Design ex2_1, start of the top module:
module ex2_1 (
	      input 		 clk, rst, validi,
	      input [31:0] 	 data_in,
	      output logic 	 valido, 
	      output logic [31:0] data_out
	      );
Size in the first run: about 60000 sq um of cells after synthesis.
clock: 10.0 ns
lec_check: 0
cap_margin: 20
core_aspect_ratio: 0.5
core_margin: 2
core_utilization: 55
cts_cluster_diameter: 394
cts_cluster_size: 100
gpl_routability_driven: 0
slew_margin: 20
tns_end_percent: 40
run.sh (not shown) runs the stock make flow with config.mk's settings and CLKGATE_MAP_FILE=.
The baseline produced a clean layout.
Next try:
- CORE_ASPECT_RATIO: 0.5 -> default
- GPL_ROUTABILITY_DRIVEN: 0 -> default
- HOLD_SLACK_MARGIN: default -> 0.23
- SETUP_SLACK_MARGIN: default -> -1.0
- TNS_END_PERCENT: 40 -> 100
- The changed run finished but fails on setup timing
- count of clock-buffer cells in the layout increases by 4
- global-route usage decreases by 1.7 points
- utilization decreases by 0.92 points
- worst setup slack gets worse by 0.60 ns
- register-to-register slack gets worse by 0.04 ns
- cell area decreases by 0.89%
- die area barely changes
- worst hold slack gets worse by 0.0050 ns
- area after synthesis does not change
- wire length decreases by 5.5%
Next try:
- CORE_UTILIZATION: 55 -> 40
- CTS_CLUSTER_DIAMETER: 394 -> default
- CTS_CLUSTER_SIZE: 100 -> default
- HOLD_SLACK_MARGIN: 0.23 -> default
- SETUP_SLACK_MARGIN: -1.0 -> default
- TNS_END_PERCENT: 100 -> default
- clock period: 10.0 -> 17.0 ns (I/O delays scaled with it)
After rerunning: With this change the flow finished with timing, DRC and antenna clean. Clock skew went up by 0.0049 ns. Sequential share of layout area went up by 0.12 points. Utilization fell by 17 points. Setup slack improved by 4.4 ns. Die area is higher by 37%. Via count is lower by 2.0%.
Next try:
- ABC_AREA: default -> 1
- CTS_CLUSTER_SIZE: default -> 99
- GPL_ROUTABILITY_DRIVEN: default -> 0
- clock period: 17.0 -> 10.0 ns (I/O delays scaled with it)
The changed run ran to the end with no violations.
Die size is lower by 0.66%.
Hold slack improves by 0.010 ns.
Setup slack gets worse by 3.5 ns.
Non-clock buffer count rises by 74.

========
Starting RTL as in the previous note.
clock: 6.66 ns
lec_check: 0
cap_margin: 15
core_margin: 2
core_utilization: 72
cts_cluster_diameter: 376
cts_cluster_size: 97
place_density: 0.38
setup_slack_margin: -0.58
slew_margin: 20
tns_end_percent: 40
The first run finished with setup timing left.
Rerun with:
- CAP_MARGIN: 15 -> 20
- CORE_UTILIZATION: 72 -> 66
- CTS_CLUSTER_DIAMETER: 376 -> default
- CTS_CLUSTER_SIZE: 97 -> default
- PLACE_DENSITY: 0.38 -> default
- SETUP_SLACK_MARGIN: -0.58 -> default
- TNS_END_PERCENT: 40 -> default
- clock period: 6.66 -> 13.6 ns (I/O delays scaled with it)
The new run produced a clean layout. Clock skew barely changes. Final cell count decreases by 8.4%. Via count decreases by about 13%. Sequential cell count is unchanged. Synthesized cell count stays the same.
Rerun with:
- CORE_UTILIZATION: 66 -> 40
- clock period: 13.6 -> 10.0 ns (I/O delays scaled with it)
After rerunning:
- synthesized area is unchanged
- setup slack gets worse by 1.2 ns
- synthesized cell count does not change
Rerun with:
- CORE_UTILIZATION: 40 -> 14
- clock period: 10.0 -> 13.6 ns (I/O delays scaled with it)
=>
- cell count goes up by 37%
- non-clock buffer count goes down by 238
- clock skew goes up by 0.021 ns
- register-to-register slack gains 2.7 ns
- first-iteration DRC count goes down by 0.44%
- design area goes up by 3.3%
- synthesized cell count is unchanged
- die size goes up to 2.8 times its value
Rerun with:
- ABC_AREA: default -> 1
- CORE_UTILIZATION: 14 -> 68
- CTS_CLUSTER_SIZE: default -> 96
- PLACE_DENSITY: default -> 0.39
- clock period: 13.6 -> 6.03 ns (I/O delays scaled with it)
Result: Now the flow finished but fails on setup timing; first-iteration DRC count went up by well over a third; core utilization went up by 69 points; count of clock-buffer cells in the layout went down by 1; design area went up by roughly a tenth; worst hold slack gains 0.0084 ns; worst setup slack loses 4.1 ns; wire length went up by about a fifth.
Rerun with:
- CORE_UTILIZATION: 68 -> 72
- CTS_CLUSTER_DIAMETER: default -> 400
- CTS_CLUSTER_SIZE: 96 -> 10
- HOLD_SLACK_MARGIN: default -> 0.29
- SETUP_SLACK_MARGIN: default -> 0.37
Result:
- With this change the flow aborted during global routing (GRT-0232)
- area after synthesis does not change
- die area decreases by 5.5%
- synthesized cell count stays the same

========
== run 1 ==
The RTL this note starts from:
==> flow/design.v <==
module ex2_1 (
	      input 		 clk, rst, validi,
	      input [31:0] 	 data_in,
	      output logic 	 valido, 
	      output logic [31:0] data_out
	      );
   enum 			 {S0, S1, S2} state, next;
   logic [31:0]  		 a1, a2, a3;
   logic [31:0]			 counter;
   always_ff @(posedge clk or posedge rst) begin
      if (rst) begin
	 data_out <= 32'b0;
	 valido <= 1'b0;
	 state = S0;
	 counter = 0;
	 a1 = 0;
	 a2 = 0;
	 a3 = 0;
      end
      else begin
	 case (state)
	   S0: begin
	      if (validi) 
		  	begin
		  		a1 = data_in;
		  		a2 += data_in;
		  		a3 *= data_in;
		  		data_out <= a2;
		 		if(counter > 2 && (counter % 3 == 0)) 
					begin
	 	 				valido <= 1'b1;
		 			end
		 		next = S1;
		 		counter += 1;
		  	end
		  else 
		  	begin
		 		next = S0;
		 		counter = 0;
				valido <= 1'b0;
	      	end
	   end
	   S1: begin
	      if (validi) 
		  	begin
		 		a1 *= data_in;
		 		a2 = data_in;
		 		a3 += data_in;
		 		data_out <= a3;
		 		if(counter > 2 && (counter % 3 == 1)) 
					begin
	 	 				valido <= 1'b1;
		 			end
		 		next = S2;
		 		counter += 1;
			end	      
		  else 
		  	begin
				next = S0;
				counter = 0;
				valido <= 1'b0;
		  	end
	   end
	   S2: begin
	      if (validi) 
		  	begin
		 		a1 += data_in;
		 		a2 *= data_in;
		 		a3 = data_in;
		 		data_out <= a1;
		 		if(counter % 3 == 2) 
					begin
		 				valido <= 1'b1;
		  			end
	      		next = S0;
		  		counter += 1;
			end
		  else 
		  	begin
				next = S0;
		 		counter = 0;
				valido <= 1'b0;
			end
	   end
	 endcase
	 state = next;
      end
   end
endmodule
Settings: LEC_CHECK=0, CAP_MARGIN=20, CORE_MARGIN=2, CORE_UTILIZATION=72, CTS_CLUSTER_SIZE=34, MAX_ROUTING_LAYER=met4, PLACE_DENSITY_LB_ADDON=0.28, SLEW_MARGIN=20, TNS_END_PERCENT=5; clock period 8.94 ns.
The layout from run 1, despite a flow that completed every stage, fails the layout checks, with the failing checks listed as negative setup slack.
Modified inputs, run 2 compared to run 1
- a deleted TNS_END_PERCENT that had been 5
- an added CTS_CLUSTER_DIAMETER of 119
- a deleted MAX_ROUTING_LAYER that had been met4
- a change of CTS_CLUSTER_SIZE from 34 to 94
- an added SETUP_SLACK_MARGIN of 0.81
- a deleted PLACE_DENSITY_LB_ADDON that had been 0.28
- a change of the clock period (ns, I/O delays scaled along) from 8.94 to 2.85
--- outcome ---
Cell total after placement in run 2 is 605 higher than in run 1. Run 2 did not finish; the tool stopped in global routing with error GRT-0232. Sort run 2 and run 1 by final RePlAce weighted congestion desc -> top: run 1. As far as yosys stat chip area goes, run 2 and run 1 are indistinguishable; the numbers are identical. Run 2 — quantity of gates resized following cts about 600% higher, run 1 as reference. Number of flip-flops and latches in the synthesized netlist of run 2 is on par with run 1.
Input changes introduced in run 3 (baseline for comparison: run 2):
- HOLD_SLACK_MARGIN newly set to -0.09
- SETUP_SLACK_MARGIN changed from 0.81 to -0.59
- CAP_MARGIN changed from 20 to 15
- CTS_CLUSTER_SIZE removed (was 94)
- CTS_CLUSTER_DIAMETER removed (was 119)
- the clock period (ns, I/O delays scaled along) changed from 2.85 to 7.69
- Any difference in synthesized cell count between run 3 and run 2 is small enough to ignore.
- Cts-stage hold buffer count: run 3 vs run 2 identical
- Compared with run 2, run 3 shows a lower area after detailed placement.
- Run 2 did not make it past global routing, where a tool error ended it.
- Every stage of run 3 finished as expected; the final checks, on the other hand, flagged negative setup slack, which means the layout fails.
> inputs changed (run 3 -> run 4)
- SETUP_SLACK_MARGIN removed (was -0.59)
- CAP_MARGIN changed from 15 to 20
- CORE_UTILIZATION changed from 72 to 34
- HOLD_SLACK_MARGIN removed (was -0.09)
- the clock period (ns, I/O delays scaled along) changed from 7.69 to 9.8
From run 3 to run 4 the numbers moved as follows: register fraction of the total cell area now sits higher, number of signal-net buffers in the layout decreased by 429 relative to the old numbers. Having completed the whole flow, run 4 delivered a layout that passed the timing, design-rule and antenna checks. Worst-margin pin slew ended up 0.12 ns lower on run 4 than on run 3. Post-CTS setup-driven buffer insertion count delta for run 4 relative to run 3: 141 lower. Relative to run 3, detailed-router iteration count before antenna repair decreased by 1 in run 4. Of run 4 and run 3, it is run 4 that has the higher depth of the critical timing path with buffers and inverters included. Run 3 → run 4: worst path setup slack after routing climbed 1.83 ns, sum of negative setup slack saw an increase.

========
Starts from the design.v that is shown in full above.
Settings: LEC_CHECK=0, ABC_AREA=0, CAP_MARGIN=20, CELL_PAD_IN_SITES_GLOBAL_PLACEMENT=0, CORE_MARGIN=2, CORE_UTILIZATION=17, CTS_CLUSTER_DIAMETER=237, CTS_CLUSTER_SIZE=100, GPL_TIMING_DRIVEN=1, HOLD_SLACK_MARGIN=0.3, MIN_ROUTING_LAYER=met1, PLACE_DENSITY=0.78, SLEW_MARGIN=20, TNS_END_PERCENT=85; clock period 7.17 ns.
The baseline completed and failed the layout checks on negative setup slack.
Next try:
CORE_UTILIZATION = 58   (was 17)
PLACE_DENSITY = not set   (was 0.78)
PLACE_DENSITY_LB_ADDON = 0.3   (was not set)
The changed run ran to the end with violations: negative setup slack.
Synthesized area is unchanged.
Cell count decreases by a quarter to a third.
Final area decreases by a few percent.
Maximum frequency stays flat.
Via count grows slightly.
Next try:
ABC_AREA = not set   (was 0)
CELL_PAD_IN_SITES_GLOBAL_PLACEMENT = not set   (was 0)
CORE_UTILIZATION = 40   (was 58)
CTS_CLUSTER_DIAMETER = not set   (was 237)
CTS_CLUSTER_SIZE = not set   (was 100)
GPL_TIMING_DRIVEN = not set   (was 1)
HOLD_SLACK_MARGIN = not set   (was 0.3)
MIN_ROUTING_LAYER = not set   (was met1)
PLACE_DENSITY_LB_ADDON = not set   (was 0.3)
TNS_END_PERCENT = not set   (was 85)
clock period = 9.8 ns   (was 7.17 ns; I/O delays follow)
Outcome: The new run completed with no timing, DRC or antenna violations; global-route usage goes down by 12 points; core utilization goes down by 25 points; synthesized cell count stays the same; register-to-register slack gains 2100 ps; sequential cell count stays the same; setup slack improved by 2100 ps.
Next try:
CAP_MARGIN = 15   (was 20)
CORE_UTILIZATION = 71   (was 40)
SETUP_SLACK_MARGIN = -0.59   (was not set)
clock period = 8.13 ns   (was 9.8 ns; I/O delays follow)
With this change the flow completed, yet does not pass: negative setup slack.
Wire length went up by 5.0%.
Non-clock buffer count climbs by 444.
Cell area increases by 6.5%.
Synthesized cell count stays the same.
Core utilization is higher by 40 points.
Synthesized area is unchanged.
Clock skew barely changes.
Die size is lower by 43%.

========
RTL: the design.v shown in full above, as it stands there.
Settings: LEC_CHECK=0, ABC_AREA=1, CAP_MARGIN=20, CORE_MARGIN=2, CORE_UTILIZATION=72, CTS_CLUSTER_DIAMETER=400, CTS_CLUSTER_SIZE=10, PLACE_DENSITY=0.39, SETUP_SLACK_MARGIN=-0.11, SLEW_MARGIN=20; clock period 6.03 ns.
The starting point ended with an error in global routing (5_1_grt).
==> next run, changes <==
- PLACE_DENSITY: 0.39 -> 0.87
What happened: The new run failed in global routing (5_1_grt) on GRT-0232; area after synthesis does not change; die size is unchanged; synthesized cell count stays the same.
==> next run, changes <==
- ABC_AREA: 1 -> not set
- CTS_CLUSTER_DIAMETER: 400 -> 119
- PLACE_DENSITY: 0.87 -> not set
- PLACE_DENSITY_LB_ADDON: not set -> 0.0
- SETUP_SLACK_MARGIN: -0.11 -> 0.81
- clock period: 6.03 -> 2.85 ns (I/O delays scaled with it)
Outcome: The changed run died in global routing (5_1_grt). Die size came out higher slightly. Synthesized area is higher slightly. Synthesized cell count decreases by a little under a tenth.

========
RTL: the design.v shown in full above, as it stands there.
clock: 5.48 ns
lec_check: 0
abc_area: 0
cap_margin: 20
core_margin: 2
core_utilization: 72
cts_cluster_diameter: 374
cts_cluster_size: 100
place_density: 0.43
setup_slack_margin: -0.54
slew_margin: 20
tns_end_percent: 15
The baseline completed, yet does not pass: setup timing.
Rerun with:
- ABC_AREA: 0 -> not set
- CAP_MARGIN: 20 -> 15
- CTS_CLUSTER_DIAMETER: 374 -> not set
- CTS_CLUSTER_SIZE: 100 -> not set
- HOLD_SLACK_MARGIN: not set -> 0.3
- PLACE_DENSITY: 0.43 -> not set
- SETUP_SLACK_MARGIN: -0.54 -> -0.59
- TNS_END_PERCENT: 15 -> not set
- clock period: 5.48 -> 7.69 ns (I/O delays scaled with it)
- The new run finished but fails on setup timing
- clock skew rises by 0.013 ns
- utilization falls by 1.8 points
Rerun with:
- CAP_MARGIN: 15 -> 20
- CORE_UTILIZATION: 72 -> 62
- HOLD_SLACK_MARGIN: 0.3 -> not set
- SETUP_SLACK_MARGIN: -0.59 -> not set
- clock period: 7.69 -> 12.9 ns (I/O delays scaled with it)
The new run completed with no timing, DRC or antenna violations.
Clock skew is lower by 0.0044 ns.
First-iteration DRC count is lower by a quarter to a third.
Via count is lower by roughly a tenth.
Non-clock buffer count is lower by 702.
Final area is lower by roughly a tenth.
Sequential share of layout area is higher by 0.75 points.
Flip-flop count stays the same.

========
// ex2_1: RTL as listed in full above, without the edits since
clock: 7.64 ns
lec_check: 0
abc_area: 1
cap_margin: 15
cell_pad_in_sites_global_placement: 0
core_margin: 2
core_utilization: 70
cts_cluster_diameter: 223
min_routing_layer: met1
slew_margin: 20
tns_end_percent: 100
The first run completed and failed the layout checks on negative setup slack.
Rerun with:
CORE_UTILIZATION = 72   (was 70)
CTS_CLUSTER_DIAMETER = 214   (was 223)
HOLD_SLACK_MARGIN = -0.05   (was not set)
TNS_END_PERCENT = 85   (was 100)
clock period = 8.13 ns   (was 7.64 ns; I/O delays follow)
After rerunning:
- The changed run ran to the end with violations: negative setup slack
- sequential share of layout area went up by 0.12 points
- global-route usage drops by 0.93 points
- clock skew came out lower by 0.0079 ns
- design area went down by 2.0%
- die area falls by 2.7%
- synthesized cell count is unchanged
- via count decreases by 2.1%
- sequential cell count is unchanged
- worst hold slack degrades by 0.0066 ns
- first-iteration DRC count went up by about 4.5%
Rerun with:
ABC_AREA = not set   (was 1)
CAP_MARGIN = 20   (was 15)
CORE_ASPECT_RATIO = 1.04   (was not set)
CTS_CLUSTER_DIAMETER = 77   (was 214)
PLACE_DENSITY_LB_ADDON = 0.15   (was not set)
clock period = 8.89 ns   (was 8.13 ns; I/O delays follow)
The changed run completed and failed the layout checks on negative setup slack.
Via count fell by 5.7%.
Critical path depth falls by 38.
Worst hold slack stays flat.
Routed wire length decreases by 7.5%.
Area after synthesis rises by 0.67%.
Cell area came out lower by 2.3%.
First-iteration DRC count fell by 18%.
Worst setup slack improved by 0.47 ns.
Die area rose by 0.66%.
Non-clock buffer count decreases by 110.
Rerun with:
SETUP_SLACK_MARGIN = -0.57   (was not set)
clock period = 7.47 ns   (was 8.89 ns; I/O delays follow)
=> The new run completed, yet does not pass: negative setup slack; register-to-register slack gets worse by 1.5 ns; global-route usage went up by 3.2 points.
Rerun with:
CAP_MARGIN = 10   (was 20)
CORE_ASPECT_RATIO = not set   (was 1.04)
CORE_UTILIZATION = 17   (was 72)
HOLD_SLACK_MARGIN = 0.13   (was -0.05)
MIN_ROUTING_LAYER = met2   (was met1)
SETUP_SLACK_MARGIN = not set   (was -0.57)
clock period = 7.17 ns   (was 7.47 ns; I/O delays follow)
The changed run completed, yet does not pass: negative setup slack. Synthesized area is unchanged. Final cell count came out higher by 43%. Via count came out higher by 26%. Final area came out higher by 9.2%. Global-route usage came out lower by 27 points. Count of clock-buffer cells in the layout came out higher by 1. Wire length came out higher by 23%. Utilization came out lower by 64 points. Flip-flop count does not change.
Rerun with:
ABC_AREA = 1   (was not set)
CAP_MARGIN = 20   (was 10)
CORE_ASPECT_RATIO = 0.5   (was not set)
CORE_UTILIZATION = 37   (was 17)
CTS_CLUSTER_DIAMETER = 237   (was 77)
CTS_CLUSTER_SIZE = 100   (was not set)
GPL_TIMING_DRIVEN = 0   (was not set)
HOLD_SLACK_MARGIN = 0.17   (was 0.13)
MIN_ROUTING_LAYER = met1   (was met2)
PLACE_DENSITY_LB_ADDON = 0.3   (was 0.15)
Outcome: The changed run produced a layout that fails on negative setup slack; critical path depth rises by 8; wire length grows by 3.1%; clock-buffer cell count is unchanged; die size drops by 54%; global-route usage goes up by 11 points.
